$ cat config.mk
export PLATFORM = sky130hd
export DESIGN_NAME = pcie_pio_ctrl
export DESIGN_NICKNAME = pcie_pio_ctrl
export VERILOG_FILES = /design/flow/design.v
export SDC_FILE = /design/flow/constraint.sdc
export NUM_CORES = 4
export LEC_CHECK = 0
export CAP_MARGIN = 20
export CELL_PAD_IN_SITES_DETAIL_PLACEMENT = 2
export CELL_PAD_IN_SITES_GLOBAL_PLACEMENT = 1
export CORE_ASPECT_RATIO = 0.68
export CORE_MARGIN = 2
export CORE_UTILIZATION = 40
export CTS_CLUSTER_SIZE = 35
export GPL_TIMING_DRIVEN = 0
export HOLD_SLACK_MARGIN = 0.26
export MIN_ROUTING_LAYER = met2
export SLEW_MARGIN = 10
export TNS_END_PERCENT = 35
$ cat constraint.sdc
create_clock -name core_clock -period 3.3 [get_ports {clk}]
set_input_delay 0.6600 -clock core_clock [delete_from_list [all_inputs] [get_ports {clk}]]
set_output_delay 0.6600 -clock core_clock [all_outputs]
set_load 0.01 [all_outputs]
$ cat design.v
`timescale 1ns / 1ps
module axi_tlp_decoder 
#(
parameter AXIDATAWIDTH = 8
)
(
input clk,
input reset,
input tvalid,
input [8*AXIDATAWIDTH-1:0] tdata,
output reg tready,
input [AXIDATAWIDTH-1:0] tstrb,
input [21:0] tuser,
input tlast,
output reg [7:0]  a4lm_addr,
output reg [31:0] a4lm_wr_data,
output reg a4lm_wr_cmd,
output reg a4lm_rd_cmd,
output reg [7:0] cfg_addr,
output reg [31:0] cfg_wr_data,
output reg cfg_rd_cmd,
output reg cfg_wr_cmd,
output reg fifo0_wr_cmd,
output reg [16*AXIDATAWIDTH+4-1:0] fifo0_wr_data,
input fifo0_empty_flag,
input fifo0_full_flag,
input fifo0_prog_full_flag,
output reg req_compl,
output reg [2:0] compl_code,
input tlp_enc_ready,
output reg [2:0]   tenc_tc,                         
output reg [1:0]   tenc_attr,                       
output reg [9:0]   tenc_len,                        
output reg [15:0]  tenc_rid,                        
output reg [7:0]   tenc_tag,                        
output reg [7:0]   tenc_be,                         
output reg [12:0]  tenc_addr,                       
input lnk_up,
input cfg_to_turnoff,
output reg cfg_to_turnoff_ok
);
localparam [3:0] idle = 4'b0000,
						discharge_tlp = 4'b1111,
						cfg_rd = 4'b0001,
						cfg_wr = 4'b0010,
						a4lm_rd = 4'b0011,
						a4lm_wr = 4'b0100,
						a4sm_wr0 = 4'b0101,
						a4sm_wr1 = 4'b1001,
						wait_state = 4'b1000,
						receiving = 4'b1100;
reg [3:0] state_reg;
reg  tlp_digest;
reg [16*AXIDATAWIDTH+4-1:0] buffer0;
localparam [2:0] reg_rd_compl = 3'b001,
						cfg_rd_compl = 3'b010,
						cfg_wr_compl = 3'b011,
						adc_mem_compl = 3'b100;
localparam ADC_MEM_RD32 = 9'b00_00000_01;
localparam ADC_MEM_WR32 = 9'b10_00000_01;	
localparam REG_RD32 = 9'b00_00000_10;
localparam REG_WR32 = 9'b10_00000_10;
localparam CFG_RD   = 9'b00_00100_00; 
localparam CFG_WR   = 9'b10_00100_00;
always@(posedge clk)
begin
if(reset)
	begin
		state_reg <= idle;
		tready <= 1'b0;
		a4lm_addr <= 0;
		a4lm_wr_data <= 0;
		a4lm_wr_cmd <= 1'b0;
		a4lm_rd_cmd <= 1'b0;
		cfg_addr <= 0;
		cfg_wr_data <= 0;
		cfg_rd_cmd <= 1'b0;
		cfg_wr_cmd <= 1'b0;
		fifo0_wr_cmd = 1'b0;
		fifo0_wr_data = 0;
		req_compl <= 1'b0;
		compl_code <= 0;
		tenc_tc <= 0;
		tenc_attr <= 0;
		tenc_len <= 0;
		tenc_rid <= 0;
		tenc_tag <= 0;
		tenc_be <= 0;
		tenc_addr <= 0;
		cfg_to_turnoff_ok <= 1'b0;
	end
else
	begin
		case(state_reg)
			idle:
				begin
					cfg_to_turnoff_ok <= 1'b0;
					buffer0 = 0;
					tenc_tc <= 0;
					tenc_attr <= 0;
					tenc_len <= 0;
					tenc_rid <= 0;
					tenc_tag <= 0;
					tenc_be <= 0;
					tenc_addr <= 0;
					a4lm_wr_data <= 0;
					a4lm_addr <= 0;
					a4lm_wr_cmd <= 0;
					a4lm_rd_cmd <= 0;
					cfg_addr <= 0;
					cfg_wr_data <= 0;
					cfg_rd_cmd <= 0;
					cfg_wr_cmd <= 0;
					fifo0_wr_cmd = 0;
					fifo0_wr_data = 0;
					req_compl <= 0;
					compl_code <= 0;
					tready <= 1'b0;
					if(cfg_to_turnoff)
						begin
							cfg_to_turnoff_ok <= 1'b1;
						end
					if(lnk_up & tlp_enc_ready & tvalid & ~tlast & (~(fifo0_empty_flag & fifo0_full_flag)) & (~fifo0_prog_full_flag) &(~cfg_to_turnoff))
						begin
							state_reg <= receiving;
							tready <= 1'b1;
						end 
				end
			receiving:
				begin
					if(tdata[14] == 0)
							begin
								tlp_digest <= tdata[15];
								case ({tdata[30:24],{tuser[6],tuser[4] | tuser[2]}})
										REG_RD32:
											begin
												state_reg <= a4lm_rd;
												tenc_tc     <= tdata[22:20]; 
												tenc_attr   <= tdata[13:12];
												tenc_len    <= tdata[9:0];
												tenc_rid    <= tdata[63:48];
												tenc_tag    <= tdata[47:40];
												tenc_be     <= tdata[39:32];
												req_compl <= 1'b1;
												compl_code <= reg_rd_compl;
											end
										REG_WR32:
											begin
												state_reg <= a4lm_wr;
											end
										ADC_MEM_RD32:
											begin
												tenc_tc     <= tdata[22:20]; 
												tenc_attr   <= tdata[13:12];
												tenc_len    <= tdata[9:0];
												tenc_rid    <= tdata[63:48];
												tenc_tag    <= tdata[47:40];
												tenc_be     <= tdata[39:32];
												req_compl <= 1'b1;
												compl_code <= adc_mem_compl;
												state_reg <= idle;
											end
										ADC_MEM_WR32:
											begin
												buffer0[9:0] = tdata[9:0];
												buffer0[15:10] = tuser[7:2];
												state_reg <= a4sm_wr0;
											end
										CFG_RD:
											begin
												tenc_tc     <= tdata[22:20]; 
												tenc_attr   <= tdata[13:12];
												tenc_len    <= tdata[9:0];
												tenc_rid    <= tdata[63:48];
												tenc_tag    <= tdata[47:40];
												tenc_be     <= tdata[39:32];
												req_compl <= 1'b1;
												state_reg <= cfg_rd;
												compl_code <= cfg_rd_compl;
											end
										CFG_WR:
											begin
												req_compl <= 1'b1;
												tenc_tc     <= tdata[22:20]; 
												tenc_attr   <= tdata[13:12];
												tenc_len    <= tdata[9:0];
												tenc_rid    <= tdata[63:48];
												tenc_tag    <= tdata[47:40];
												tenc_be     <= tdata[39:32];
												compl_code <= cfg_wr_compl;
												state_reg <= cfg_wr;
											end
										default:
											begin
												state_reg <= discharge_tlp;
											end
								endcase
							end
						else
							begin
								state_reg <= discharge_tlp;
							end
				end
			a4lm_rd:
				begin
					req_compl <= 1'b0;
					a4lm_addr <= tdata[9:2];
					tenc_addr <= tdata[14:2];
					a4lm_rd_cmd <= 1'b1;
					state_reg <= idle;
				end
			a4lm_wr:
				begin
					a4lm_addr <= tdata[9:2];
					a4lm_wr_data <= tdata[63:32];
					a4lm_wr_cmd <= 1'b1;
					if(tlp_digest)
						begin
							state_reg <= discharge_tlp;
						end
					else
						begin
							state_reg <= idle;
							tready <= 1'b0;
						end
				end
			a4sm_wr0:
				begin
					buffer0[45:16] = tdata[31:2];
					fifo0_wr_data = buffer0;
					fifo0_wr_cmd = 1'b1;
					buffer0[31:0] = tdata[63:32];
					buffer0[128] = 1;
					state_reg <= a4sm_wr1;
				end
			a4sm_wr1:
				begin
					fifo0_wr_cmd = 1'b0;
					if(tlast)
						begin
							if(buffer0[129])
								begin
									buffer0[127:96] = tdata[31:0];
									buffer0[131] = 1'b1;
									fifo0_wr_cmd = 1'b1;
									fifo0_wr_data = buffer0;
									tready <= 1'b0;
									state_reg <= idle;
								end
							else
								begin
									buffer0[63:32] = tdata[31:0];
									buffer0[129] = 1'b1;
									buffer0[131:130] = 2'b00;
									fifo0_wr_cmd = 1'b1;
									fifo0_wr_data = buffer0;
									tready <= 1'b0;
									state_reg <= idle;
								end
						end
					else
						begin
							if(buffer0[129])
								begin
									buffer0[127:96] = tdata[31:0];
									buffer0[131] = 1'b1;
									fifo0_wr_cmd = 1'b1;
									fifo0_wr_data = buffer0;
									buffer0[31:0] = tdata[63:32];
									buffer0[131:128] = 4'b0001;
								end
							else
								begin
									buffer0[95:32] = tdata[63:0];
									buffer0[130:129] =  2'b11;
								end
						end
				end
			cfg_rd:
				begin
					tenc_addr <= tdata[14:2];
					req_compl <= 1'b0;
					cfg_addr <= tdata[9:2];
					cfg_rd_cmd <= 1'b1;
					if(tlast)
						begin
							state_reg <= idle;
						end
					else
						begin
							state_reg <= discharge_tlp;
						end
				end
			cfg_wr:
				begin
					tenc_addr <= tdata[14:2];
					req_compl <= 1'b0;
					cfg_wr_cmd <= 1'b1;
					cfg_addr <= tdata[9:2];
					cfg_wr_data <= tdata[63:32];
					if(tlast)
						begin
							state_reg <= idle;
						end
					else
						begin
							state_reg <= discharge_tlp;
						end
				end
			discharge_tlp:
				begin
					a4lm_wr_cmd <= 1'b0;
					if(tlast)
						begin
							state_reg <= idle;
							tready <= 1'b0;
						end
				end
		endcase
	end
end
endmodule
`timescale 1ns / 1ps
module axi_tlp_encoder 
#(
parameter AXIWIDTH = 8    
)
(
input clk,
input reset,
input [7:0] cfg_bus_number,
input [4:0] cfg_device_number,
input [2:0] cfg_function_number,
input [31:0]cfg_rd_data,
input cfg_valid,
input               req_compl,
input [2:0] 			compl_code,
output reg          tlp_encoder_ready,
input [2:0]         tenc_tc,
input [1:0]         tenc_attr,
input [9:0]         tenc_len,
input [15:0]        tenc_rid,
input [7:0]         tenc_tag,
input [7:0]         tenc_be,
input [12:0]        tenc_addr,
input 						a4lm_valid,
input [31:0]				a4lm_data,
input [1:0] 				a4lm_err_code,
input 				fifo1_full_flag,
input 				fifo1_empty_flag,
output reg       	fifo1_rd_cmd,
input	[131:0]		fifo1_rd_data,
output reg 								tx_tvalid,
output reg [8*AXIWIDTH-1:0] tx_tdata,
input 									tx_tready,
output reg [AXIWIDTH-1:0] tx_tstrb,
output reg								 tx_tlast
);
localparam [2:0] idle = 3'b000,
						cfg_rd_state = 3'b001,
						cfg_wr_state = 3'b010,
						reg_rd_state = 3'b100,
						adc_mem_state0 = 3'b101,
						adc_mem_state1 = 3'b110,
						adc_mem_state2 = 3'b011,
						waiting = 3'b111;
localparam PIO_64_CPLD_FMT_TYPE = 7'b10_01010;
localparam PIO_64_CPL_FMT_TYPE  = 7'b00_01010;
localparam [2:0] reg_rd_compl = 3'b001,
						cfg_rd_compl = 3'b010,
						cfg_wr_compl = 3'b011,
						adc_mem_compl = 3'b100;
reg [2:0] state_reg;
reg err_reg;
reg [131:0] 	buffer;
reg [31:0]     buffer0;
reg [9:0]	 counter;
reg [15:0] 	requester_id;
reg [7:0]	tag_reg;
reg [11:0] 	byte_count_reg;
reg [1:0] compl_reg;
reg [6:0] lower_addr;
reg flag0;
reg flag1;
reg flag2;
reg flag3;
always @(*)
begin
	byte_count_reg = 12'd0;
	casex (tenc_be[7:0])
		8'b00001xx1: byte_count_reg = 4;
		8'b000001x1: byte_count_reg = 3;
		8'b00001x10: byte_count_reg = 3;
		8'b00000011: byte_count_reg = 2;
		8'b00000110: byte_count_reg = 2;
		8'b00001100: byte_count_reg = 2;
		8'b00000001: byte_count_reg = 1;
		8'b00000010: byte_count_reg = 1;
		8'b00000100: byte_count_reg = 1;
		8'b00001000: byte_count_reg = 1;
		8'b00000000: byte_count_reg = 1;
		8'b1xxxxxx1: byte_count_reg = (tenc_len << 2);
		8'b01xxxxx1: byte_count_reg = (tenc_len << 2)-1;
		8'b001xxxx1: byte_count_reg = (tenc_len << 2)-2;
		8'b0001xxx1: byte_count_reg = (tenc_len << 2)-3;
		8'b1xxxxx10: byte_count_reg = (tenc_len << 2)-1;
		8'b01xxxx10: byte_count_reg = (tenc_len << 2)-2;
		8'b001xxx10: byte_count_reg = (tenc_len << 2)-3;
		8'b0001xx10: byte_count_reg = (tenc_len << 2)-4;
		8'b1xxxx100: byte_count_reg = (tenc_len << 2)-2;
		8'b01xxx100: byte_count_reg = (tenc_len << 2)-3;
		8'b001xx100: byte_count_reg = (tenc_len << 2)-4;
		8'b0001x100: byte_count_reg = (tenc_len << 2)-5;
		8'b0001x100: byte_count_reg = (tenc_len << 2)-5;
		8'b1xxx1000: byte_count_reg = (tenc_len << 2)-3;
		8'b01xx1000: byte_count_reg = (tenc_len << 2)-4;
		8'b001x1000: byte_count_reg = (tenc_len << 2)-5;
		8'b00011000: byte_count_reg = (tenc_len << 2)-6;
	endcase
end
always@(posedge clk)
begin
if(reset)
	begin
		state_reg <= idle;
		tlp_encoder_ready <= 1'b0;
		fifo1_rd_cmd = 1'b0;
		tx_tvalid <= 1'b0;
		tx_tdata <= 0;
		tx_tstrb <= 0;
		tx_tlast <= 1'b0;
	end
else
	begin
		case(state_reg)
			idle:
				begin
					flag2 <= 0;
					buffer0 <= 0;
					flag3 <= 0;
					flag0 <= 0;
					flag1 <= 0;
					requester_id <= 0;
					tag_reg <= 0;
					compl_reg <= 0;
					counter = 0;
					err_reg <= 0;
					tlp_encoder_ready <= 1'b1;
					fifo1_rd_cmd = 0;
					tx_tvalid <= 0;
					tx_tdata <= 0;
					tx_tstrb <= 0;
					tx_tlast <= 0;
					err_reg <= 0;
					buffer <= 0;
					if(req_compl&~(fifo1_empty_flag  & fifo1_full_flag))
						begin
							tlp_encoder_ready <= 1'b0;
							case(compl_code)
									reg_rd_compl:
										begin
											tx_tdata[30:24] <= PIO_64_CPLD_FMT_TYPE;
											state_reg <= waiting;
											compl_reg <= 2'd1;
											tx_tdata[9:0] <= 10'b1;  
											tx_tdata[43:32] <= byte_count_reg;
											flag0 <= 1;
										end
									cfg_rd_compl:
										begin
											tx_tdata[30:24] <= PIO_64_CPLD_FMT_TYPE;
											state_reg <= waiting;
											compl_reg <= 2'd2;
											tx_tdata[9:0] <= 10'b1;  
											tx_tdata[43:32] <= 4;
											tx_tdata[47:45] <= 000;
											flag0 <= 1;
										end
									cfg_wr_compl:
										begin
											tx_tvalid <= 1'b1;
											tx_tdata[30:24] <= PIO_64_CPL_FMT_TYPE;
											state_reg <= cfg_wr_state;
											tx_tdata[9:0] <= 10'b1;  
											tx_tdata[47:45] <= 000;
											tx_tdata[43:32] <= 4;
										end
									adc_mem_compl:
										begin
											flag0 <= 1;
											compl_reg <= 2'd3;
											tx_tdata[30:24] <= PIO_64_CPLD_FMT_TYPE;
											state_reg <= waiting;
											tx_tdata[9:0] <= tenc_len; 
											counter = tenc_len;
											tx_tdata[43:32] <= byte_count_reg;
										end
							endcase
							requester_id <= tenc_rid;
							tag_reg <= tenc_tag;
							tx_tdata[63:48] <= {	cfg_bus_number,
														cfg_device_number,
														cfg_function_number  
														};
							tx_tdata[44] <= 1'b0; 
							tx_tdata[31] <= 0;
							tx_tdata[23] <= 1'b0;
							tx_tdata[22:20] <= tenc_tc;
							tx_tdata[19:14] <= 6'b0;
							tx_tdata[13:12] <= tenc_attr;
							tx_tdata[11:10] <= 2'b0;
							tx_tstrb   <= 8'hFF;
							flag1 <= 0;
						end
				end
			waiting:
				begin
					if(flag1 == 0)
						begin
							casex ({flag0, tenc_be[3:0]})
								5'b0_xxxx : lower_addr <= 7'h0;
								5'bx_0000 : lower_addr <= {tenc_addr[4:0], 2'b00};
								5'bx_xxx1 : lower_addr <= {tenc_addr[4:0], 2'b00};
								5'bx_xx10 : lower_addr <= {tenc_addr[4:0], 2'b01};
								5'bx_x100 : lower_addr <= {tenc_addr[4:0], 2'b10};
								5'bx_1000 : lower_addr <= {tenc_addr[4:0], 2'b11};
							endcase
							flag1 <= 1;
						end
					case(compl_reg)
						2'd1:  
							begin
								if(a4lm_valid)
									begin
										case(a4lm_err_code)
											2'b10:
												begin
													tx_tdata[30:24] <= PIO_64_CPL_FMT_TYPE;
													tx_tdata[47:45] <= 3'b100; 
													err_reg <= 1'b1;
												end
											2'b01:
												begin
													tx_tdata[30:24] <= PIO_64_CPL_FMT_TYPE;
													tx_tdata[47:45] <= 3'b001; 
													err_reg <= 1'b1;
												end
											2'b00:
												begin
													tx_tdata[47:45] <= 3'b000;
													buffer[31:0] <= a4lm_data;
												end
										endcase
										tx_tvalid <= 1;
										state_reg <= reg_rd_state;
									end
							end
						2'd2:  
							begin
								if(cfg_valid)
									begin
										buffer[31:0] <= cfg_rd_data;
										tx_tvalid <= 1'b1;
										state_reg <= cfg_rd_state;
									end
							end
						2'd3:  
							begin
								if(fifo1_empty_flag == 0)
									begin
										tx_tdata[47:45] <= 3'b000;
										state_reg <= adc_mem_state0;
										fifo1_rd_cmd <= 1'b1;
									end
							end
					endcase
				end
			reg_rd_state:
				begin
					if(tx_tready)
						begin
							if(err_reg)
								begin
									tx_tdata[63:32] <= 32'h0;
									tx_tstrb   <= 8'h0F;
								end
							else
								begin
									tx_tstrb   <= 8'hFF;
									tx_tdata[63:32] <= buffer[31:0];
								end
							tx_tdata[31:16] <= requester_id;
							tx_tdata[15:8] <= tag_reg;
							tx_tdata[7] <= 1'b0;
							tx_tdata[6:0] <= lower_addr;
							tx_tlast <= 1'b1;
							state_reg <= idle;
						end
				end
			cfg_rd_state:
				begin
					if(tx_tready)
						begin
							tx_tstrb <= 8'hFF;
							tx_tlast <= 1'b1;
							state_reg <= idle;
							tx_tdata[63:32] <= buffer[31:0];
							tx_tdata[31:16] <= requester_id;
							tx_tdata[15:8] <= tag_reg;
							tx_tdata[7] <= 1'b0;
							tx_tdata[6:0] <= 7'b0;
						end
				end
			cfg_wr_state:
				begin
					if(tx_tready)
						begin
							tx_tstrb <= 8'h0F;
							tx_tlast <= 1'b1;
							state_reg <= idle;
							tx_tdata[31:16] <= tenc_rid;
							tx_tdata[15:8] <= tenc_tag;
							tx_tdata[7] <= 1'b0;
							tx_tdata[6:0] <= 7'b0;
						end
				end
			adc_mem_state0:
				begin
					buffer <= fifo1_rd_data;
					state_reg <= adc_mem_state1;
					fifo1_rd_cmd <= 1'b0;
					tx_tvalid <= 1'b1;
				end
			adc_mem_state1:
				begin
					if(tx_tready)
						begin
							tx_tdata[31:16] <= requester_id;
							tx_tdata[15:8] <= tag_reg;
							tx_tdata[7] <= 1'b0;
							tx_tdata[6:0] <= lower_addr;
							tx_tdata[63:32] <= buffer[31:0];
							state_reg <= adc_mem_state2;
							counter = counter - 1'b1;
						end
				end
			adc_mem_state2:
				begin
					case(counter)
					10'd1:
						begin
							state_reg <= idle;
							tx_tlast <= 1'b1;
							tx_tdata[63:32] <= 0;
							if(~buffer[130])
								begin
									tx_tdata[31:0] <= buffer[63:32];
								end
							else
								begin
									tx_tdata[31:0] <= buffer0;
								end
							tx_tstrb <= 8'h0F;
						end
					10'd3:
						begin
							fifo1_rd_cmd <= 1'b0;
							counter = counter - 2;
							buffer0 <= buffer[127:96];
							tx_tdata <= buffer[95:32];
							tx_tstrb <= 8'hFF;
						end
					default:
						begin
							if(counter[1])
								begin
									fifo1_rd_cmd <= 1'b1;
									buffer0 <= buffer[127:96];
									tx_tdata <= buffer[95:32];
									counter = counter - 2;
								end
							else
								begin
									fifo1_rd_cmd <= 1'b0;
									tx_tdata[31:0] <= buffer0;
									tx_tdata[63:32] <= fifo1_rd_data[31:0];
									buffer = fifo1_rd_data;
									counter = counter - 2;
								end
						end
					endcase
				end
		endcase
	end
end
endmodule
`timescale 1ns / 1ps
module axi4_lite_master
				#(
					parameter ADDR_WIDTH = 8,
					parameter DATA_WIDTH = 32,
					parameter STRB_WIDTH = DATA_WIDTH/8
				)
				(
					input 								reset,
					input 								clk,
					output reg 							awvalid,
					input 								awready,
					output reg	[1:0]					awprot,
					output reg	[ADDR_WIDTH-1:0]	awaddr,
					output reg 							wrvalid,
					input 								wrready,
					output reg  [STRB_WIDTH-1:0]	wrstrb,
					output reg 	[DATA_WIDTH-1:0]	wrdata,
					output reg 							bready,
					input 								bvalid,
					input [1:0]							bresp,
					output reg 							arvalid,
					input 								arready,
					output reg [ADDR_WIDTH-1:0]	araddr,
					output reg [1:0]					arprot,
					input  [DATA_WIDTH-1:0]			rddata,
					output reg 							rdready,
					input 								rdvalid,
					input  [2:0]						rdresp,
					input 								userrdcmd, 
					input 								userwrcmd,
					input  [ADDR_WIDTH-1:0] 		userrdwraddr,
					input  [DATA_WIDTH-1:0] 		userwrdata,
					output reg	[DATA_WIDTH-1:0] 	userrddata,
					output reg 							data_valid,
					output reg [1:0] 					error
				);
localparam  idle   = 4'b0000,
				read1  = 4'b0001,
				read2  = 4'b0010,
				read3  = 4'b0011,
				write1 = 4'b0100, 
				write2 = 4'b0101,
				write3 = 4'b0110,
				okay = 2'b00,  
				exokay = 2'b01, 
				slverr = 2'b10, 
				decerr = 2'b11; 
reg [3:0] statereg;
always@(posedge clk)
begin
	if(reset)
		begin
			statereg <= idle;
			araddr <= 0;
			awaddr <= 0;
			userrddata <= 32'h0;
			bready <= 1'b0;
			awvalid <= 1'b0;
			awprot <= 2'b00;
			wrdata <= 0;
			wrstrb <= 0;
			wrvalid <= 1'b0;
			arvalid <= 1'b0;
			arprot <= 0;
			data_valid <= 1'b0;
			rdready <= 1'b0;
			error <= 0;
		end
	else
		begin
			case(statereg)
				idle:
					begin	
						araddr <= 0;
						awaddr <= 0;
						userrddata <=  32'h0;
						statereg <= idle;
						bready <= 1'b0;
						awvalid <= 1'b0;
						awprot <= 2'b00;
						wrdata <= 0;
						wrstrb <= 0;
						wrvalid <= 1'b0;
						bready <= 1'b0;
						arvalid <= 1'b0;
						arprot <= 0;
						data_valid <= 1'b0;
						rdready <= 1'b0;
						error <= 0;
						if(userrdcmd)
							begin
								araddr <= userrdwraddr;
								statereg <= read1;
								arvalid <= 1'b1;
							end
						else	
							begin
								if(userwrcmd)
									begin
										wrdata <= userwrdata;
										wrstrb <= 4'b1111;
										awvalid <= 1'b1;
										awaddr <= userrdwraddr;
										statereg <= write1;
									end
							end
					end
				read1:
					begin
						if(arready)
							begin
								arvalid <= 1'b0;
								araddr <= 1'b0;
								statereg <= read2;
							end
					end
				read2:
					begin
						if(rdvalid)
							begin
								rdready <= 1'b1;
								case (rdresp)
									okay:
										begin
											userrddata <= rddata;
											data_valid <= 1'b1;
										end
									exokay:
										begin
											userrddata <= rddata;
											data_valid <= 1'b1;
										end
									slverr:
										begin
											data_valid <= 1'b1;
											error <= 2'b10;
										end
									decerr:
										begin
											data_valid <= 1'b1;
											error <= 2'b11;
										end
								endcase 
								statereg <= idle;
							end
					end
				write1:
					begin
						if(awready)
							begin
								awvalid <= 1'b0;
								statereg <= write2;
								wrvalid <= 1'b1;
							end
					end
				write2:
					begin
						if(wrready)
							begin
								wrvalid <= 1'b0;
								statereg <= write3;
							end
					end
				write3:
					begin
						if(bvalid)
							begin
								case(bresp)
									okay:
										begin
											error <= 2'b00;
											data_valid <= 1'b1;
										end
									exokay:
										begin
											error <= 2'b00;
											data_valid <= 1'b1;
										end
									slverr:
										begin
											data_valid <= 1'b1;
											error <= 2'b10;
										end
									decerr:
										begin
											data_valid <= 1'b1;
											error <= 2'b11;
										end
								endcase
								statereg <= idle;
								bready <= 1'b1;
							end
					end
			endcase
		end
end
endmodule
`timescale 1ns / 1ps
module axi4_lite_slave
				#(
					parameter ADDR_WIDTH = 8,
					parameter ADDR_WIDTH_SLAVE = 5,
					parameter DATA_WIDTH = 32,
					parameter STRB_WIDTH = DATA_WIDTH/8,
					parameter AXI_SLAVE_ADDR = 3'b000
				)
				(
					input 									reset,
					input 									clk,
					input 									awvalid,
					output reg 								awready,
					input 		[1:0]						awprot,
					input 		[ADDR_WIDTH-1:0]		awaddr,
					input 									wrvalid,
					output reg 								wrready,
					input 		[STRB_WIDTH-1:0]		wrstrb,
					input  		[DATA_WIDTH-1:0]		wrdata,
					input 									bready,
					output reg 								bvalid,
					output reg [1:0]						bresp,
					input 									arvalid,
					output reg 								arready,
					input  		[ADDR_WIDTH-1:0]		araddr,
					input 		[1:0]						arprot,
					output reg [DATA_WIDTH-1:0]		rdata,
					input 									rready,
					output reg 								rvalid,
					output reg [2:0]						rresp,
					output reg 								rfwrcmd,
					output reg 								rfrdcmd,
					output reg [ADDR_WIDTH_SLAVE-1:0] rfrdaddr,
					output reg [ADDR_WIDTH_SLAVE-1:0] rfwraddr,
					output reg[(DATA_WIDTH)-1:0] 	rfwrdata,
					input 		[(DATA_WIDTH)-1:0] 	rfrddata,
					input 									rf_busy,
					output reg 								slave_need_rf,
					input										rf_data_valid
					);
localparam 		idle = 3'b000,
					write1 = 3'b001,
					write2 = 3'b010,
					read1 = 3'b100,
					read2 = 3'b101;
reg [2:0]statereg;
reg [DATA_WIDTH-1:0] datareg;
always@(posedge clk)
begin
	if(reset)
		begin
			statereg <= idle;
			bvalid <= 0;
			wrready <= 1'b0;
			arready <= 1'b0;
			rdata <= 0;
			rfrdaddr <= 1'b0;
			rfwraddr <= 1'b0;
			rvalid <= 1'b0;
			rresp <= 2'b00;
			awready <= 1'b0;
			bresp <= 2'b00;
			rfwrcmd <= 1'b0;
			rfrdcmd <= 0;
			rfwrdata <= 0;
			slave_need_rf <= 1'b0;
		end
	else
		begin
			case(statereg)
				idle:
					begin
						bvalid <= 0;
						wrready <= 1'b0;
						arready <= 1'b0;
						rdata <= 0;
						rfrdaddr <= 1'b0;
						rfwraddr <= 1'b0;
						rvalid <= 1'b0;
						rresp <= 2'b00;
						awready <= 1'b0;
						bresp <= 2'b00;
						rfwrcmd <= 1'b0;
						rfrdcmd <= 0;
						rfwrdata <= 0;
						statereg <= idle;  
						slave_need_rf <= 1'b0;
						if(awvalid)
							begin
								if(awaddr[7:5] == AXI_SLAVE_ADDR)
									begin
										statereg <= write1;
										rfwraddr <= awaddr[4:0];
										awready <= 1'b1;
										slave_need_rf <= 1'b1;
									end
							end 
						if(arvalid)
							begin
								if(araddr[7:5] == AXI_SLAVE_ADDR)
									begin
										statereg <= read1;
										rfrdaddr <= araddr[4:0];
										rfrdcmd <= 1'b1;
										arready <= 1'b1;
										slave_need_rf <= 1'b1;
									end
							end
					end
				read1:
					begin
						arready <= 1'b0;
						if(~rf_busy)
							begin
								rfrdcmd <= 1'b0;
								if(rf_data_valid)
									begin
										rdata <= rfrddata;
										rvalid <= 1'b1;
										rresp <= 2'b00;
										statereg <= read2;
										slave_need_rf <= 1'b0;
									end
							end
					end
				read2:
					begin
						if(rready)
							begin
								rvalid <= 1'b0;
								statereg <= idle;
							end
					end
				write1:
					begin
						awready <= 1'b0;
						if(wrvalid)
							begin
								wrready <= 1'b1;
								rfwrdata <= wrdata;
								statereg <= write2;
								if(~rf_busy)
									begin
										rfwrcmd <= 1'b1;
										bresp <= 2'b00;
										bvalid <= 1'b1;
									end
							end
					end
				write2:
					begin
						rfwrcmd <= 1'b0;
						wrready <= 1'b0;
						bvalid <= 1'b1;
						slave_need_rf <= 1'b0;
						if(bready)
							begin
								statereg <= idle;
								bvalid <= 1'b0;
							end
					end
		endcase
	end
end
endmodule
`timescale 1ns / 1ps
module register_file
					#(
						parameter   NMBROFDATABITS       =    32, 
										NMBROFADDRBITS   =    5  
					)
					(
						input 												reset,
						input													 clk,
						input 												rd_en,
						input 												wr_en,
						input	 		[NMBROFADDRBITS-1:0]				 wr_addr, 
						input 		[NMBROFADDRBITS-1:0]					 rd_addr,
						input 		[NMBROFDATABITS-1:0]			 	wr_data,
						output reg 	[NMBROFDATABITS-1:0]	 			rd_data,
						output reg 											rf_data_valid
					);	
reg [NMBROFDATABITS-1:0]   array_reg  [0:15]; 
reg statereg;
localparam idle = 1'b0,
				read = 1'b1;
always@(posedge clk)
begin
	if(reset)  
		begin
			statereg <= idle;
			rd_data <= 32'h0;
			rf_data_valid <= 1'b0;
			array_reg[0] <= 32'hFFFFFFFF;
			array_reg[1] <= 32'hFFFFFFFF;
			array_reg[2] <= 32'hFFFFFFFF;
			array_reg[3] <= 32'hFFFFFFFF;
			array_reg[4] <= 32'hFFFFFFFF; 
			array_reg[5] <= 32'hFFFFFFFF;
			array_reg[6] <= 32'hFFFFFFFF;
			array_reg[7] <= 32'hFFFFFFFF;
			array_reg[8] <= 32'hFFFFFFFF;
			array_reg[9] <= 32'hFFFFFFFF;
			array_reg[10] <= 32'hFFFFFFF;
			array_reg[11] <= 32'hFFFFFFF;
			array_reg[12] <= 32'hFFFFFFF;
			array_reg[13] <= 32'hFFFFFFF;
			array_reg[14] <= 32'hFFFFFFF;
			array_reg[15] <= 32'hFFFFFFF;
		end
	else
		begin
			case(statereg)
				idle:
					begin
						rd_data <= 32'h0;
						rf_data_valid <= 0;
						if(rd_en)
							begin
								rf_data_valid <= 1'b1;
								statereg <= read;
								if(rd_addr < 16)
									begin
										rd_data <= array_reg[rd_addr[3:0]];
									end
								else 
									begin
										rd_data <= 32'hFFFFFFFF;
									end
							end
						if(wr_en)
							begin
								if(wr_addr < 16)
									begin
										array_reg[wr_addr[3:0]] <= wr_data;
									end
							end
					end
				read:
					begin
						statereg <= idle;						
					end
			endcase
		end
end
endmodule
`timescale 1ns / 1ps
module pcie_pio_ctrl (
  input          clk,
  input          reset,
  input          tvalid,
  input  [63:0]  tdata,
  output         tready,
  input  [7:0]   tstrb,
  input  [21:0]  tuser,
  input          tlast,
  output [7:0]   cfg_addr,
  output [31:0]  cfg_wr_data,
  output         cfg_rd_cmd,
  output         cfg_wr_cmd,
  input  [31:0]  cfg_rd_data,
  input          cfg_valid,
  output         fifo0_wr_cmd,
  output [131:0] fifo0_wr_data,
  input          fifo0_empty_flag,
  input          fifo0_full_flag,
  input          fifo0_prog_full_flag,
  input          fifo1_full_flag,
  input          fifo1_empty_flag,
  output         fifo1_rd_cmd,
  input  [131:0] fifo1_rd_data,
  input  [7:0]   cfg_bus_number,
  input  [4:0]   cfg_device_number,
  input  [2:0]   cfg_function_number,
  input          lnk_up,
  input          cfg_to_turnoff,
  output         cfg_to_turnoff_ok,
  output         tx_tvalid,
  output [63:0]  tx_tdata,
  input          tx_tready,
  output [7:0]   tx_tstrb,
  output         tx_tlast
);
  wire [7:0]  a4lm_addr;
  wire [31:0] a4lm_wr_data;
  wire        a4lm_wr_cmd, a4lm_rd_cmd;
  wire        req_compl, tlp_enc_ready;
  wire [2:0]  compl_code;
  wire [2:0]  tenc_tc;
  wire [1:0]  tenc_attr;
  wire [9:0]  tenc_len;
  wire [15:0] tenc_rid;
  wire [7:0]  tenc_tag;
  wire [7:0]  tenc_be;
  wire [12:0] tenc_addr;
  wire [31:0] a4lm_data;
  wire        a4lm_valid;
  wire [1:0]  a4lm_err_code;
  wire        awvalid, awready, wrvalid, wrready, bready, bvalid;
  wire        arvalid, arready, rready, rvalid;
  wire [1:0]  awprot, arprot, bresp;
  wire [7:0]  awaddr, araddr;
  wire [3:0]  wrstrb;
  wire [31:0] wrdata, rdata;
  wire [2:0]  rresp;
  wire        rfwrcmd, rfrdcmd, rf_data_valid, slave_need_rf;
  wire [4:0]  rfrdaddr, rfwraddr;
  wire [31:0] rfwrdata, rfrddata;
  axi_tlp_decoder #(.AXIDATAWIDTH(8)) u_dec (
    .clk(clk), .reset(reset),
    .tvalid(tvalid), .tdata(tdata), .tready(tready), .tstrb(tstrb),
    .tuser(tuser), .tlast(tlast),
    .a4lm_addr(a4lm_addr), .a4lm_wr_data(a4lm_wr_data),
    .a4lm_wr_cmd(a4lm_wr_cmd), .a4lm_rd_cmd(a4lm_rd_cmd),
    .cfg_addr(cfg_addr), .cfg_wr_data(cfg_wr_data),
    .cfg_rd_cmd(cfg_rd_cmd), .cfg_wr_cmd(cfg_wr_cmd),
    .fifo0_wr_cmd(fifo0_wr_cmd), .fifo0_wr_data(fifo0_wr_data),
    .fifo0_empty_flag(fifo0_empty_flag), .fifo0_full_flag(fifo0_full_flag),
    .fifo0_prog_full_flag(fifo0_prog_full_flag),
    .req_compl(req_compl), .compl_code(compl_code), .tlp_enc_ready(tlp_enc_ready),
    .tenc_tc(tenc_tc), .tenc_attr(tenc_attr), .tenc_len(tenc_len),
    .tenc_rid(tenc_rid), .tenc_tag(tenc_tag), .tenc_be(tenc_be),
    .tenc_addr(tenc_addr),
    .lnk_up(lnk_up), .cfg_to_turnoff(cfg_to_turnoff),
    .cfg_to_turnoff_ok(cfg_to_turnoff_ok)
  );
  axi4_lite_master #(.ADDR_WIDTH(8), .DATA_WIDTH(32)) u_a4lm (
    .reset(reset), .clk(clk),
    .awvalid(awvalid), .awready(awready), .awprot(awprot), .awaddr(awaddr),
    .wrvalid(wrvalid), .wrready(wrready), .wrstrb(wrstrb), .wrdata(wrdata),
    .bready(bready), .bvalid(bvalid), .bresp(bresp),
    .arvalid(arvalid), .arready(arready), .araddr(araddr), .arprot(arprot),
    .rddata(rdata), .rdready(rready), .rdvalid(rvalid), .rdresp(rresp),
    .userrdcmd(a4lm_rd_cmd), .userwrcmd(a4lm_wr_cmd),
    .userrdwraddr(a4lm_addr), .userwrdata(a4lm_wr_data),
    .userrddata(a4lm_data), .data_valid(a4lm_valid), .error(a4lm_err_code)
  );
  axi4_lite_slave #(.ADDR_WIDTH(8), .ADDR_WIDTH_SLAVE(5), .DATA_WIDTH(32),
                    .AXI_SLAVE_ADDR(3'b000)) u_a4ls (
    .reset(reset), .clk(clk),
    .awvalid(awvalid), .awready(awready), .awprot(awprot), .awaddr(awaddr),
    .wrvalid(wrvalid), .wrready(wrready), .wrstrb(wrstrb), .wrdata(wrdata),
    .bready(bready), .bvalid(bvalid), .bresp(bresp),
    .arvalid(arvalid), .arready(arready), .araddr(araddr), .arprot(arprot),
    .rdata(rdata), .rready(rready), .rvalid(rvalid), .rresp(rresp),
    .rfwrcmd(rfwrcmd), .rfrdcmd(rfrdcmd), .rfrdaddr(rfrdaddr), .rfwraddr(rfwraddr),
    .rfwrdata(rfwrdata), .rfrddata(rfrddata), .rf_busy(1'b0),
    .slave_need_rf(slave_need_rf), .rf_data_valid(rf_data_valid)
  );
  register_file #(.NMBROFDATABITS(32), .NMBROFADDRBITS(5)) u_rf (
    .reset(reset), .clk(clk),
    .rd_en(rfrdcmd), .wr_en(rfwrcmd),
    .wr_addr(rfwraddr), .rd_addr(rfrdaddr),
    .wr_data(rfwrdata), .rd_data(rfrddata), .rf_data_valid(rf_data_valid)
  );
  axi_tlp_encoder #(.AXIWIDTH(8)) u_enc (
    .clk(clk), .reset(reset),
    .cfg_bus_number(cfg_bus_number), .cfg_device_number(cfg_device_number),
    .cfg_function_number(cfg_function_number),
    .cfg_rd_data(cfg_rd_data), .cfg_valid(cfg_valid),
    .req_compl(req_compl), .compl_code(compl_code), .tlp_encoder_ready(tlp_enc_ready),
    .tenc_tc(tenc_tc), .tenc_attr(tenc_attr), .tenc_len(tenc_len),
    .tenc_rid(tenc_rid), .tenc_tag(tenc_tag), .tenc_be(tenc_be),
    .tenc_addr(tenc_addr),
    .a4lm_valid(a4lm_valid), .a4lm_data(a4lm_data), .a4lm_err_code(a4lm_err_code),
    .fifo1_full_flag(fifo1_full_flag), .fifo1_empty_flag(fifo1_empty_flag),
    .fifo1_rd_cmd(fifo1_rd_cmd), .fifo1_rd_data(fifo1_rd_data),
    .tx_tvalid(tx_tvalid), .tx_tdata(tx_tdata), .tx_tready(tx_tready),
    .tx_tstrb(tx_tstrb), .tx_tlast(tx_tlast)
  );
endmodule
$ cat run.sh
#!/bin/bash
# the make line also repeats each setting of config.mk as NAME=value (left out here)
make -C /OpenROAD-flow-scripts/flow DESIGN_CONFIG=/design/flow/config.mk WORK_HOME=/design/flow/orfs CLKGATE_MAP_FILE= finish
==> results.ini, run 1 <==
[synth]
ys_cells = 5051
postSynth.asyncResetShare_pct = 0
syn_nets = 5346
mux_share_pct = 7.31
synth_cell_types = 84
ys_seq_share_pct = 61.7
area_leaders = edfxtp_1 42%, dfxtp_1 19%, mux4_2 6.0%, nor2_1 3.0%, a22oi_1 3.0%
synth-edff-count = 850
synth.most_common_cell = edfxtp_1
top_cell_area_share_pct = 42.3
ys_sh_aoi_pct = 11.4
ys_warn_count = 5
top_cells_by_count = 850 x edfxtp_1, 582 x dfxtp_1, 485 x nor2_1, 411 x clkbuf_1, 339 x nand2_1
adder_share_pct = 0.183
synthXorXnorAreaFrac_pct = 0.0726
top_area_cell = edfxtp_1
logic_family = simple AND/OR/NAND/NOR gates
syn_area_um2 = 60300
flop_cell = edfxtp_1
simple_gate_share_pct = 16.2
syn_avg_cell_area_um2 = 11.9
syn_inst = 5051
synth_flops = 1432
yosys.stat.chipArea_um2 = 60300

[timing]
skew_ps = 38.4
slew_headroom_pct = 12.7
max_clock_freq_ghz = 0.277
rsz0062_at_grt = yes
setup_violations = 213
tightest_slew_ps = 1310
slew_viol_final = 0
timing.final.crit_share_pct = 109
hold_viol_final = 0
fin_ws_ps = -307
timing.final.crit_period_ps = 3610

[placed_design]
placed_area_um2 = 68800
dp_hpwl_mm = 204
dp.cells = 7624
portBuffers = 503
gp_congestion = 0.991
pre_cts_slack_ps = -1990

[layout]
post-route-util_pct = 49.9
nFillCells = 14800
synthToLayoutAreaGrowth_pct = 23.8
design_area_um2 = 74700
finalNonFillerCells = 8016
num-nets-final = 6081

[cts]
htreeDepth = 4
clkLatencyLatePin_ps = 840
cts_tree = done
cts.sinks = 1432
cts-buffers-inserted = 149
clkTransAtPathRegs_ps = 70
clockRootBuffer = clkbuf_16
clock_path_buffers = 3

[drt]
ant_nets = 0
wl_mm = 285
via_per_inst = 8.01
initialDrtViolationCount = 12800
firstDrtPassIters = 13
wl_per_cell_um = 35.5
drcViolationCount = 0
num_vias = 64200

[worst_setup_path]
critPathCaptureType = flip-flop
worstPathRequired_ps = 3860
cp_num_buf_inv = 4
r2r_slack_ps = -310
arrival_ps = 4160
cp_slowest_cell = clkbuf_1
r2r-end = u_rf.array_reg[3][3]
reg2reg_depth = 8
worstSetupPathType = flip-flop to flip-flop
r2r_start = u_a4ls.wrready
cp-endpoint = u_rf.array_reg[3][3]
cpMostUsedCell = buf_4
cp_top_family = simple AND/OR/NAND/NOR gates
crit_start = u_a4ls.wrready
critical_path.max_fanout = 18
critPathLaunchType = flip-flop
max_stage_delay_ps = 700
path_cells = nor4b_4 -> buf_4 -> buf_4 -> and3_1 -> nand2_1 -> clkbuf_1 -> nand2_2 -> buf_12
worst-path-stages = 8

[global_routing]
grt_pass1_vias = 73800
grt_max_degree = 31
gr-total-overflow = 0
antenna_found_initial = 0
grt_pass1_wl_mm = 397
grt_util_met1_pct = 0
gr-usage-met3_pct = 75.6
grt.total_usage_pct = 54.5
groute.layer.met2.usage_pct = 57.0
busiest_layer = met3

[job]
maxCapViolCount = 0
tool_warnings = 61

[floorplan]
die_area_um2 = 154000
row_count = 117
initCoreUtil_pct = 40.3
die_width_um = 475
pin_count = 539
coreArea_um2 = 150000
fp.dieH_um = 324

[pwr]
power.total_uw = 39100
powerDensity_nw_per_um2 = 523
power.switching_uw = 9470
p_seq_uw = 19100
p_clk_uw = 18400
peakVddDrop_mv = 0.547
p_leak_uw = 0.0234
seqPwrFrac_pct = 48.9
combinationalPowerShare_pct = 4.1
pg_comb_uw = 1600
swShare_pct = 24.2
clkPwrFrac_pct = 47.0
power_leader = registers
internal-power_uw = 29600

[status]
so_faults = negative setup slack
status = failed layout checks

[worst_hold_path]
worst_hold_path.endpoint = u_dec.cfg_wr_data[0]
holdPathStages = 3
hold_path_startpoint = reset
hold_path_class = input pin to flip-flop

[through the flow]
step	setup TNS, ps	hold slack [ps]
5_1_grt	-9050	420
3_5_place_dp	-941240	457
3_3_place_gp	-2360420	443
4_1_cts	-1570	419
2_1_floorplan	-269840	424
6_report	-18200	387
[final cells by class]
| cell class | instances | area (um^2) | share of cell area [%] |
|---|---|---|---|
| plain buffers | 464 | 1940 | 2.60 |
| well taps | 2023 | 2530 | 3.39 |
| clock buffers | 219 | 4370 | 5.85 |
| repair buffers | 584 | 6140 | 8.22 |
| clock inverters | 59 | 633 | 0.848 |
| multi-input cells | 3125 | 21600 | 28.9 |
| diodes | 80 | 200 | 0.268 |
| inverters | 30 | 116 | 0.156 |
| flip-flops and latches | 1432 | 37200 | 49.8 |
[layer usage]
layer / part of all wire [%] / up-vias
met4: 8.6 / 253
met3: 45 / 2627
met5: 3.2 / -
li1: - / 20100
met2: 43 / 21000
met1: 0 / 20300
[what timing repair did]
action | 4_1_cts | 5_1_grt
hold endpoints to repair | 1 | 0
cloned | 1 | 0
endpoints found under the setup margin | 876 | 607
resized | 33 | 95
pin swaps | 4 | 2
setup buffers | 7 | 5
hold buffers | 1 | 0
==> run 2: changes to the inputs <==
Settings changed: ABC_AREA set to 1, CAP_MARGIN 20 to 30, CELL_PAD_IN_SITES_DETAIL_PLACEMENT 2 to 0, CELL_PAD_IN_SITES_GLOBAL_PLACEMENT 1 to not set, CORE_ASPECT_RATIO 0.68 to 0.5, CORE_MARGIN 2 to 3, CORE_UTILIZATION 40 to 36, CTS_CLUSTER_SIZE 35 to 49, GPL_ROUTABILITY_DRIVEN set to 0, GPL_TIMING_DRIVEN 0 to 1, HOLD_SLACK_MARGIN 0.26 to not set, MIN_ROUTING_LAYER met2 to not set, PLACE_DENSITY_LB_ADDON set to 0.27, SETUP_SLACK_MARGIN set to 0.62, SLEW_MARGIN 10 to 20, TNS_END_PERCENT 35 to 10.
Clock period 3.3 ns to 5.67 ns, I/O delays scaled along.
==> run 2 against run 1 <==
Net effect:
- the run now finishes clean
- setup slack better by 2300 ps
- clock skew down 13 ps
- fmax down 0.86%
- utilization down 6.7 points
- flip-flop count unchanged
- highest routed layer is now met4
==> results.ini, run 2 <==
[synth]
ys_sh_aoi_pct = 13.1  ; +1.7 points
synth_cell_types = 52  ; -38%
mux_share_pct = 0  ; -7.3 points
top_area_cell = edfxtp_1
postSynth.asyncResetShare_pct = 0  ; unchanged
simple_gate_share_pct = 19.1  ; +2.9 points
top_cell_area_share_pct = 41.1  ; -1.3 points
syn_avg_cell_area_um2 = 8.86  ; -26%
area_leaders = edfxtp_1 41%, dfxtp_1 19%, nand2_1 9.7%, nor2_1 5.0%, o21ai_0 4.4%
yosys.stat.chipArea_um2 = 62200  ; +3.1%
syn_inst = 7012  ; +39%
ys_seq_share_pct = 59.8  ; -1.9 points
logic_family = simple AND/OR/NAND/NOR gates
synth-edff-count = 850  ; unchanged
synthXorXnorAreaFrac_pct = 0.113  ; +0.040 points
synth.most_common_cell = nand2_1
syn_area_um2 = 62200  ; +3.1%
ys_cells = 7012  ; +39%
flop_cell = edfxtp_1
ys_warn_count = 5  ; unchanged
syn_nets = 7307  ; +37%
top_cells_by_count = 1607 x nand2_1, 850 x edfxtp_1, 830 x nor2_1, 677 x inv_1, 582 x dfxtp_1
adder_share_pct = 0.161  ; -0.022 points
synth_flops = 1432  ; unchanged

[pwr]
power.switching_uw = 4780  ; -50%
combinationalPowerShare_pct = 4.2  ; about the same
swShare_pct = 22.5  ; -1.7 points
pg_comb_uw = 897  ; -44%
powerDensity_nw_per_um2 = 287  ; -45%
power.total_uw = 21200  ; -46%
seqPwrFrac_pct = 52.5  ; +3.6 points
clkPwrFrac_pct = 43.3  ; -3.7 points
power_leader = registers
p_leak_uw = 0.0260  ; +11%
p_seq_uw = 11100  ; -42%
peakVddDrop_mv = 0.309  ; -44%
internal-power_uw = 16400  ; -44%
p_clk_uw = 9190  ; -50%

[layout]
comb_area_um2 = 20500  ; -5.1%
synthToLayoutAreaGrowth_pct = 19.0
nFillCells = 16600  ; +12%
design_area_um2 = 74000  ; -0.96%
flop_area_um2 = 37200  ; about the same
num-nets-final = 7598  ; +25%

[worst_setup_path]
critical_path.max_fanout = 97  ; +79
r2r_slack_ps = 2030  ; +2340 ps
cp_slowest_cell = buf_12
r2r_start = u_enc.counter[1]
worst-path-stages = 11  ; +3
critPathLaunchType = flip-flop
reg2reg_depth = 11  ; +3
crit_start = u_enc.counter[1]
arrival_ps = 4040  ; -120 ps
worstPathRequired_ps = 6070  ; +2210 ps
worstSetupPathType = flip-flop to flip-flop
cp_top_family = simple AND/OR/NAND/NOR gates
path_cells = buf_4 -> clkinv_1 -> ha_1 -> inv_1 -> nor2_2 -> nand2_2 -> nand2_1 -> nor2_2 -> o21ai_0 -> nor3_4 -> buf_12
cp_num_buf_inv = 4  ; unchanged
r2r-end = u_enc.buffer[63]
cp-endpoint = u_enc.buffer[63]
critPathCaptureType = flip-flop
cpMostUsedCell = nor2_2
max_stage_delay_ps = 430  ; -270 ps

[global_routing]
grt_pass1_vias = 47100  ; -36%
grt.total_usage_pct = 23.4  ; -31 points
grt_max_degree = 122  ; +290%
grt_pass1_wl_mm = 315  ; -21%
gr-total-overflow = 0  ; unchanged
antenna_found_initial = 15  ; +15

[floorplan]
row_count = 107  ; -8.5%
fp.dieH_um = 300  ; -7.5%
die_area_um2 = 178000  ; +16%
die_width_um = 594  ; +25%
initCoreUtil_pct = 36.4  ; -3.9 points
pin_count = 539  ; unchanged
coreArea_um2 = 171000  ; +14%

[timing]
fin_ws_ps = 2030  ; +2340 ps
max_clock_freq_ghz = 0.275  ; -0.86%
timing.final.crit_period_ps = 3640  ; +31.4 ps
rsz0062_at_grt = no
slew_viol_final = 0  ; unchanged
skew_ps = 24.9  ; -13.5 ps
slew_headroom_pct = 31.1  ; +18 points
hold_ws_ps = 453  ; +65.7 ps
setup_violations = 0  ; -100%
timing.final.crit_share_pct = 64.2  ; -45 points
hold_viol_final = 0  ; unchanged
tightest_slew_ps = 1030  ; -279 ps

[job]
tool_warnings = 61  ; unchanged
maxCapViolCount = 0  ; unchanged

[worst_hold_path]
holdPathStages = 2  ; -1
hold_path_class = flip-flop to flip-flop
hold_path_startpoint = u_enc.fifo1_rd_cmd
worst_hold_path.endpoint = u_enc.fifo1_rd_cmd

[cts]
holdBufCountCts = 0  ; -1
clock_path_buffers = 3  ; unchanged
cts.sinks = 1432  ; unchanged
clkTransAtPathRegs_ps = 60  ; about the same
clockRootBuffer = clkbuf_16
cts-buffers-inserted = 137  ; -8.1%
clkLatencyLatePin_ps = 770  ; -70 ps
cts_tree = done
htreeDepth = 4  ; unchanged
cts_setup_buffers = 0  ; -7
cts_resized = 0  ; -100%

[drt]
wl_mm = 216  ; -24%
ant_nets = 0  ; unchanged
drcViolationCount = 0  ; unchanged
num_vias = 50900  ; -21%
initialDrtViolationCount = 5274  ; -59%
firstDrtPassIters = 6  ; -7
wl_per_cell_um = 22.2  ; -37%
via_per_inst = 5.25  ; -34%

[placed_design]
dp_hpwl_mm = 139  ; -32%
placed_area_um2 = 69500  ; +1.0%
pre_cts_slack_ps = 1470  ; +3460 ps
portBuffers = 511  ; +1.6%

[status]
status = no timing/DRC/antenna violations

run 2: stage by stage:
stage | setup TNS (ps) | utilization [%] | std cells
after floorplan | -752 | - | 7012
after global placement | 0 | 40.6 | 9443
after detailed placement | 0 | 40.6 | 9447
after CTS | 0 | 43.2 | 9696
after global routing | 0 | 43.3 | 9706
final | 0 | 43.3 | 9707
run 2: final cells by class:
| type | instances | share of cell area [%] |
|---|---|---|
| multi-input cells | 4353 | 27.7 |
| flip-flops and latches | 1432 | 50.3 |
| clock inverters | 49 | 0.584 |
| clock buffers | 200 | 5.33 |
| repair buffers | 645 | 8.49 |
| diodes | 5 | 0.0169 |
| well taps | 2289 | 3.87 |
| inverters | 734 | 3.74 |
run 2: metal layers:
metal	vias to the layer above	global-route usage, %	share of wire [%]	wire [um]
li1	24000	-	-	-
met1	24700	31.6	42	91300
met2	1859	37.7	47	101000
met3	392	3.52	6.9	14800
met4	0	9.92	4.1	8860
met5	-	0	0	0
==> run 3: changes to the inputs <==
Settings changed: ABC_AREA 1 to not set, CAP_MARGIN 30 to 20, CELL_PAD_IN_SITES_DETAIL_PLACEMENT 0 to not set, CORE_ASPECT_RATIO 0.5 to not set, CORE_MARGIN 3 to 2, CORE_UTILIZATION 36 to 40, CTS_CLUSTER_SIZE 49 to not set, GPL_ROUTABILITY_DRIVEN 0 to not set, GPL_TIMING_DRIVEN 1 to not set, PLACE_DENSITY_LB_ADDON 0.27 to not set, SETUP_SLACK_MARGIN 0.62 to not set, TNS_END_PERCENT 10 to not set.
Clock period 5.67 ns to 10.0 ns, I/O delays scaled along.
==> run 3 against run 2 <==
Net effect:
- still clean on timing, DRC and antenna
- routed wire length shrank 8.6%
- area after synthesis shrank 3.0%
- first-iteration DRC count shrank 16%
- critical path depth shrank 3
- cell area shrank 2.5%
- combinational power shrank 57%
- sequential power shrank 43%
- critical endpoint is now u_rf.array_reg[2][6]
==> results.ini, run 3 <==
[status]
status = no timing/DRC/antenna violations

[pwr]
pg_comb_uw = 389  ; -57%
seqPwrFrac_pct = 51.3  ; -1.2 points
peakVddDrop_mv = 0.192  ; -38%
p_seq_uw = 6310  ; -43%
power_leader = registers
swShare_pct = 22.2  ; -0.29 points
clkPwrFrac_pct = 45.5  ; +2.2 points
p_clk_uw = 5590  ; -39%
power.switching_uw = 2730  ; -43%
powerDensity_nw_per_um2 = 170  ; -41%
combinationalPowerShare_pct = 3.2  ; -1.0 points
p_leak_uw = 0.0224  ; -14%
internal-power_uw = 9550  ; -42%

[worst_setup_path]
worst-path-stages = 8  ; -3
r2r-end = u_rf.rd_data[9]
r2r_slack_ps = 6250  ; +4220 ps
critical_path.max_fanout = 95  ; -2.1%
crit_start = reset
worstPathRequired_ps = 10450  ; +4380 ps
worstSetupPathType = input pin to flip-flop
cp_slowest_cell = nand2_1
critPathLaunchType = input pin
reg2reg_depth = 6  ; -5
cp_top_family = simple AND/OR/NAND/NOR gates
path_cells = buf_8 -> nor4b_1 -> nor2b_1 -> and2_1 -> nand2_1 -> buf_4 -> nand2_1 -> buf_4
cp_num_buf_inv = 3  ; -1
critPathCaptureType = flip-flop
cp-endpoint = u_rf.array_reg[2][6]
max_stage_delay_ps = 750  ; +320 ps
arrival_ps = 5360  ; +1320 ps

[synth]
synthXorXnorAreaFrac_pct = 0.0726  ; -0.040 points
flop_cell = edfxtp_1
postSynth.asyncResetShare_pct = 0  ; unchanged
syn_inst = 5051  ; -28%
synth.most_common_cell = edfxtp_1
synth_flops = 1432  ; unchanged
simple_gate_share_pct = 16.2  ; -2.9 points
top_cell_area_share_pct = 42.3  ; +1.3 points
top_area_cell = edfxtp_1
syn_area_um2 = 60300  ; -3.0%
syn_avg_cell_area_um2 = 11.9  ; +35%
ys_seq_share_pct = 61.7  ; +1.9 points
ys_sh_aoi_pct = 11.4  ; -1.7 points
yosys.stat.chipArea_um2 = 60300  ; -3.0%
mux_share_pct = 7.31  ; +7.3 points
logic_family = simple AND/OR/NAND/NOR gates
area_leaders = edfxtp_1 42%, dfxtp_1 19%, mux4_2 6.0%, nor2_1 3.0%, a22oi_1 3.0%
syn_nets = 5346  ; -27%
ys_cells = 5051  ; -28%
synth-edff-count = 850  ; unchanged
top_cells_by_count = 850 x edfxtp_1, 582 x dfxtp_1, 485 x nor2_1, 411 x clkbuf_1, 339 x nand2_1
adder_share_pct = 0.183  ; +0.022 points
synth_cell_types = 84  ; +62%
ys_warn_count = 5  ; unchanged

[timing]
skew_ps = 42.5  ; +17.5 ps
hold_viol_final = 0  ; unchanged
tightest_slew_ps = 1100  ; +65.1 ps
slew_headroom_pct = 26.3  ; -4.8 points
slew_viol_final = 0  ; unchanged
setup_violations = 0  ; unchanged
timing.final.crit_share_pct = 49.1  ; -15 points
max_clock_freq_ghz = 0.204
timing.final.crit_period_ps = 4910
setup_tns_ps = 0  ; unchanged
rsz0062_at_grt = no
fin_ws_ps = 5090  ; +3060 ps

[placed_design]
portBuffers = 511  ; unchanged
pre_cts_slack_ps = 4320  ; +2850 ps
gp_congestion = 0.860
dp_hpwl_mm = 125  ; -10%

[global_routing]
grt.total_usage_pct = 25.1  ; +1.6 points
antenna_found_initial = 13  ; -2
gr-total-overflow = 0  ; unchanged
grt_pass1_vias = 41100  ; -13%
grt_pass1_wl_mm = 285  ; -9.5%
grt_max_degree = 100  ; -18%

[floorplan]
pin_count = 539  ; unchanged
row_count = 142  ; +33%
fp.dieH_um = 392  ; +31%
die_width_um = 392  ; -34%
initCoreUtil_pct = 40.3  ; +3.9 points
die_area_um2 = 154000  ; -14%
coreArea_um2 = 150000  ; -12%

[worst_hold_path]
holdPathStages = 2  ; unchanged
hold_path_class = flip-flop to flip-flop
hold_path_startpoint = u_a4ls.rfrdaddr[3]

[cts]
cts.sinks = 1432  ; unchanged
cts_tree = done
clkTransAtPathRegs_ps = 60  ; about the same
cts-buffers-inserted = 153  ; +12%
clkLatencyLatePin_ps = 800  ; +30 ps
cts_resized = 0  ; unchanged
holdBufCountCts = 0  ; unchanged
clockRootBuffer = clkbuf_16
htreeDepth = 4  ; unchanged
cts_setup_buffers = 0  ; unchanged
clock_path_buffers = 3  ; unchanged

[job]
tool_warnings = 58  ; -4.9%
maxCapViolCount = 0  ; unchanged

[drt]
num_vias = 42900  ; -16%
initialDrtViolationCount = 4451  ; -16%
firstDrtPassIters = 8  ; +2
wl_mm = 197  ; -8.6%
via_per_inst = 5.72  ; +8.9%
wl_per_cell_um = 26.3  ; +18%
drcViolationCount = 0  ; unchanged
ant_nets = 0  ; unchanged

[layout]
num-nets-final = 5645  ; -26%
synthToLayoutAreaGrowth_pct = 19.5

[run 3: area by class of cell]
class	instances	area (um^2)
fill	13300	77700
clock inverter	41	445
multi-input combinational	3124	21400
clock buffer	245	4500
sequential	1432	37200
antenna	7	17.5
inverter	30	113
timing repair buffer	609	5860
tap	2016	2520
[run 3: per-stage QoR]
| stage | area (um^2) | hold WS [ps] | util, % | power (uW) | instances |
|---|---|---|---|---|---|
| floorplan | 60300 | 424 | - | 6560 | 5051 |
| global placement | 67100 | 438 | 44.8 | 6820 | 7210 |
| detailed placement | 67100 | 444 | 44.8 | 6820 | 7210 |
| CTS | 72000 | 444 | 48.1 | 12400 | 7496 |
| global route | 72100 | 478 | 48.1 | 12600 | 7503 |
| finish | 72100 | 438 | 48.1 | 12300 | 7504 |
[run 3: routing by layer]
metal	up-vias	track usage [%]	part of all wire, %
li1	19200	-	-
met1	21600	33.4	41
met2	1710	41.7	49
met3	293	4.05	7.0
met4	2	8.03	2.8
met5	-	0	0.0066
==> run 4: changes to the inputs <==
Settings changed: CELL_PAD_IN_SITES_DETAIL_PLACEMENT set to 1, CORE_UTILIZATION 40 to 57, GPL_ROUTABILITY_DRIVEN set to 0, GPL_TIMING_DRIVEN set to 1, MAX_ROUTING_LAYER set to met5, PLACE_DENSITY_LB_ADDON set to 0.09, SLEW_MARGIN 20 to 15, TNS_END_PERCENT set to 5.
Clock period 10.0 ns to 4.19 ns, I/O delays scaled along.
==> run 4 against run 3 <==
Net effect:
- clock-buffer cell count shrank 27
- sequential power increased by 140%
- area after synthesis is the same
- critical path type is now flip-flop to flip-flop
- combinational power grew 150%
- largest power group unchanged
- non-clock buffer count rose by 47
- synthesized cell count stayed put
- cell area decreased by 0.79%
- routed wire length up 14%
- critical endpoint is now u_enc.tx_tdata[57]
- highest routed layer is now met4
- via count rose by 9.8%
==> results.ini, run 4 <==
[timing]
skew_ps = 40.2  ; -2.27 ps
setup_violations = 0  ; unchanged
hold_viol_final = 0  ; unchanged
slew_headroom_pct = 19.0  ; -7.3 points
slew_viol_final = 0  ; unchanged
max_clock_freq_ghz = 0.298
tightest_slew_ps = 1220  ; +120 ps
timing.final.crit_share_pct = 80.1  ; +31 points
rsz0062_at_grt = no
timing.final.crit_period_ps = 3350

[synth]
ys_seq_share_pct = 61.7  ; unchanged
top_cells_by_count = 850 x edfxtp_1, 582 x dfxtp_1, 485 x nor2_1, 411 x clkbuf_1, 339 x nand2_1
top_cell_area_share_pct = 42.3  ; unchanged
synth_flops = 1432  ; unchanged
synth.most_common_cell = edfxtp_1
syn_nets = 5346  ; unchanged
logic_family = simple AND/OR/NAND/NOR gates
ys_warn_count = 5  ; unchanged
top_area_cell = edfxtp_1
ys_sh_aoi_pct = 11.4  ; unchanged
yosys.stat.chipArea_um2 = 60300  ; unchanged
ys_cells = 5051  ; unchanged
synthXorXnorAreaFrac_pct = 0.0726  ; unchanged
syn_avg_cell_area_um2 = 11.9  ; unchanged
area_leaders = edfxtp_1 42%, dfxtp_1 19%, mux4_2 6.0%, nor2_1 3.0%, a22oi_1 3.0%
postSynth.asyncResetShare_pct = 0  ; unchanged
synth-edff-count = 850  ; unchanged
adder_share_pct = 0.183  ; unchanged
flop_cell = edfxtp_1
mux_share_pct = 7.31  ; unchanged
syn_area_um2 = 60300  ; unchanged
simple_gate_share_pct = 16.2  ; unchanged
syn_inst = 5051  ; unchanged
synth_cell_types = 84  ; unchanged

[layout]
post-route-util_pct = 68.0  ; +20 points
synthToLayoutAreaGrowth_pct = 18.6
num-nets-final = 5688  ; +0.76%

[worst_setup_path]
critPathCaptureType = flip-flop
worst-path-stages = 7  ; -1
r2r_slack_ps = 840  ; -5410 ps
cp_slowest_cell = nand2b_1
r2r_start = u_enc.counter[5]
path_cells = or4_4 -> nor4_2 -> nand2b_1 -> buf_4 -> o211ai_1 -> o21ai_0 -> a21oi_1
cp_top_family = simple AND/OR/NAND/NOR gates
worstPathRequired_ps = 4840  ; -5610 ps
cp-endpoint = u_enc.tx_tdata[57]
cp_num_buf_inv = 1  ; -2
worstSetupPathType = flip-flop to flip-flop
max_stage_delay_ps = 800  ; +50 ps
arrival_ps = 4000  ; -1360 ps
crit_start = u_enc.counter[5]
critPathLaunchType = flip-flop
r2r-end = u_enc.tx_tdata[57]
reg2reg_depth = 7  ; +1
critical_path.max_fanout = 22  ; -77%

[cts]
cts_setup_buffers = 0  ; unchanged
cts_tree = done
clkLatencyLatePin_ps = 780  ; -20 ps
holdBufCountCts = 0  ; unchanged
cts-buffers-inserted = 149  ; -2.6%
clkTransAtPathRegs_ps = 70  ; about the same
clockRootBuffer = clkbuf_16
clock_path_buffers = 3  ; unchanged
cts.sinks = 1432  ; unchanged
htreeDepth = 4  ; unchanged
cts_resized = 0  ; unchanged

[worst_hold_path]
worst_hold_path.endpoint = u_rf.rf_data_valid
hold_path_startpoint = u_rf.rf_data_valid
holdPathStages = 2  ; unchanged
hold_path_class = flip-flop to flip-flop

[job]
maxCapViolCount = 0  ; unchanged
tool_warnings = 66  ; +14%

[pwr]
peakVddDrop_mv = 0.375  ; +95%
clkPwrFrac_pct = 44.8  ; -0.7 points
power.total_uw = 29000  ; +140%
p_clk_uw = 13000  ; +130%
powerDensity_nw_per_um2 = 406  ; +140%
p_seq_uw = 15100  ; +140%
power_leader = registers
internal-power_uw = 22700  ; +140%
p_leak_uw = 0.0226  ; +0.60%
seqPwrFrac_pct = 51.9  ; +0.6 points
combinationalPowerShare_pct = 3.3  ; about the same
pg_comb_uw = 965  ; +150%
swShare_pct = 21.8  ; -0.38 points
power.switching_uw = 6340  ; +130%

[floorplan]
initCoreUtil_pct = 57.4  ; +17 points
row_count = 119  ; -16%
die_width_um = 329  ; -16%
die_area_um2 = 108000  ; -30%
fp.dieH_um = 329  ; -16%
pin_count = 539  ; unchanged
coreArea_um2 = 105000  ; -30%

[drt]
initialDrtViolationCount = 6013  ; +35%
firstDrtPassIters = 6  ; -2
via_per_inst = 6.79  ; +19%
num_vias = 47100  ; +9.8%
wl_per_cell_um = 32.4  ; +23%
ant_nets = 0  ; unchanged
drcViolationCount = 0  ; unchanged
wl_mm = 224  ; +14%

[global_routing]
grt.total_usage_pct = 40.6  ; +16 points
antenna_found_initial = 32  ; +19
grt_pass1_wl_mm = 325  ; +14%
grt_max_degree = 176  ; +76%
grt_pass1_vias = 48200  ; +17%
gr-total-overflow = 0  ; unchanged

[placed_design]
dp_hpwl_mm = 141  ; +13%
portBuffers = 511  ; unchanged

[status]
status = no timing/DRC/antenna violations

run 4: routing by layer:
layer	global-route usage, %	vias up	share of wire (%)
li1	-	19300	-
met1	48.8	24000	35
met2	66.7	2900	49
met3	7.62	809	8.5
met4	27.4	0	7.8
met5	0	-	0
run 4: area by class of cell:
| type | count | area, um^2 |
|---|---|---|
| clock inverters | 50 | 353 |
| flip-flops and latches | 1432 | 37200 |
| well taps | 1391 | 1740 |
| inverters | 30 | 113 |
| multi-input cells | 3124 | 21400 |
| repair buffers | 656 | 6320 |
| fillers | 10100 | 33600 |
| clock buffers | 218 | 4320 |
| diodes | 32 | 80.1 |
run 4: metrics by stage:
step	setup WS (ps)	instances	TNS [ps]	instance area [um^2]	hold slack [ps]
floorplan	-604	5051	-109080	60400	424
global placement	656	6627	0	66700	438
detailed placement	629	6630	0	66700	448
CTS	854	6898	0	71400	451
global route	609	6924	0	71500	493
finish	835	6933	0	71500	476
Power figures rest on the tool's default switching activity, not on a simulated workload.
